Design fadd_sub, start of the top module:
module fadd_sub(
  input logic        clk_i,
  input logic [31:0] operand_a,
  input logic [31:0] operand_b,
  output logic[31:0] result_o
);
For scale: ~66 flip-flops, about 97 I/O pins, ~10000 um^2 of cells after synthesis.
clock: 6.48 ns
lec_check: 0
cap_margin: 20
core_margin: 2
core_utilization: 50
setup_slack_margin: 1.89
slew_margin: 20
run.sh (not shown) runs the stock make flow with config.mk's settings and CLKGATE_MAP_FILE=.
The first run finished but failed the layout checks on setup timing.
Rerun with:
--- a/flow/config.mk
+++ b/flow/config.mk
@@ -10,2 +10,2 @@
-export CORE_UTILIZATION = 50
-export SETUP_SLACK_MARGIN = 1.89
+export CORE_UTILIZATION = 70
+export CTS_CLUSTER_SIZE = 41
@@ -12,0 +13 @@
+export TNS_END_PERCENT = 5
==> flow/constraint.sdc (replaced) <==
create_clock -name core_clock -period 10.1 [get_ports {clk_i}]
set_input_delay 2.0200 -clock core_clock [delete_from_list [all_inputs] [get_ports {clk_i}]]
set_output_delay 2.0200 -clock core_clock [all_outputs]
set_load 0.01 [all_outputs]
What happened:
- The changed run completed and failed the layout checks on setup timing
- total power went down by 48%
- die size went down by 28%
- flip-flop count stays the same
- combinational power went down by 51%
- non-clock buffer count went down by 309
- first-iteration DRC count went up by 80%
- routed wire length went down by 4.1%
- cell count went down by 19%
Rerun with:
--- a/flow/config.mk
+++ b/flow/config.mk
@@ -10,2 +10 @@
-export CORE_UTILIZATION = 70
-export CTS_CLUSTER_SIZE = 41
+export CORE_UTILIZATION = 58
@@ -13 +11,0 @@
-export TNS_END_PERCENT = 5
==> flow/constraint.sdc (replaced) <==
create_clock -name core_clock -period 6.48 [get_ports {clk_i}]
set_input_delay 1.2960 -clock core_clock [delete_from_list [all_inputs] [get_ports {clk_i}]]
set_output_delay 1.2960 -clock core_clock [all_outputs]
set_load 0.01 [all_outputs]
The new run failed in global routing on GRT-0232.
Area after synthesis is unchanged.
Die area went up by 20%.
Synthesized cell count stays the same.
Rerun with:
--- a/flow/config.mk
+++ b/flow/config.mk
@@ -10 +10 @@
-export CORE_UTILIZATION = 58
+export CORE_UTILIZATION = 40
==> flow/constraint.sdc (replaced) <==
create_clock -name core_clock -period 11.7 [get_ports {clk_i}]
set_input_delay 2.3400 -clock core_clock [delete_from_list [all_inputs] [get_ports {clk_i}]]
set_output_delay 2.3400 -clock core_clock [all_outputs]
set_load 0.01 [all_outputs]
Effect: The new run ran to the end with no violations; die size grows by 44%; area after synthesis is unchanged; synthesized cell count does not change.

========
Starting RTL as in the previous note.
==> flow/config.mk <==
export PLATFORM = sky130hd
export DESIGN_NAME = fadd_sub
export DESIGN_NICKNAME = fadd_sub
export VERILOG_FILES = /design/flow/design.v
export SDC_FILE = /design/flow/constraint.sdc
export NUM_CORES = 4
export LEC_CHECK = 0
export CAP_MARGIN = 20
export CELL_PAD_IN_SITES_GLOBAL_PLACEMENT = 0
export CORE_MARGIN = 2
export CORE_UTILIZATION = 43
export MAX_ROUTING_LAYER = met4
export SLEW_MARGIN = 20
==> flow/constraint.sdc <==
create_clock -name core_clock -period 12.0 [get_ports {clk_i}]
set_input_delay 2.4000 -clock core_clock [delete_from_list [all_inputs] [get_ports {clk_i}]]
set_output_delay 2.4000 -clock core_clock [all_outputs]
set_load 0.01 [all_outputs]
Edit:
CELL_PAD_IN_SITES_DETAIL_PLACEMENT = 2   (was default)
CELL_PAD_IN_SITES_GLOBAL_PLACEMENT = 3   (was 0)
CORE_ASPECT_RATIO = 0.54   (was default)
CORE_MARGIN = 6   (was 2)
CTS_CLUSTER_SIZE = 54   (was default)
HOLD_SLACK_MARGIN = 0.04   (was default)
After rerunning: The changed run died in 3_3_place_gp, error GPL-0301; die size grows by 11%; area after synthesis does not change; synthesized cell count stays the same.
Edit:
CELL_PAD_IN_SITES_DETAIL_PLACEMENT = default   (was 2)
CELL_PAD_IN_SITES_GLOBAL_PLACEMENT = default   (was 3)
CORE_ASPECT_RATIO = default   (was 0.54)
CORE_MARGIN = 7   (was 6)
CORE_UTILIZATION = 40   (was 43)
CTS_CLUSTER_DIAMETER = 24   (was default)
CTS_CLUSTER_SIZE = 15   (was 54)
HOLD_SLACK_MARGIN = default   (was 0.04)
MAX_ROUTING_LAYER = default   (was met4)
TNS_END_PERCENT = 65   (was default)
This time the run completed without violations; synthesized area is unchanged; synthesized cell count is unchanged; die area rises by 8.7%.
Power and IR drop assume default switching activity.
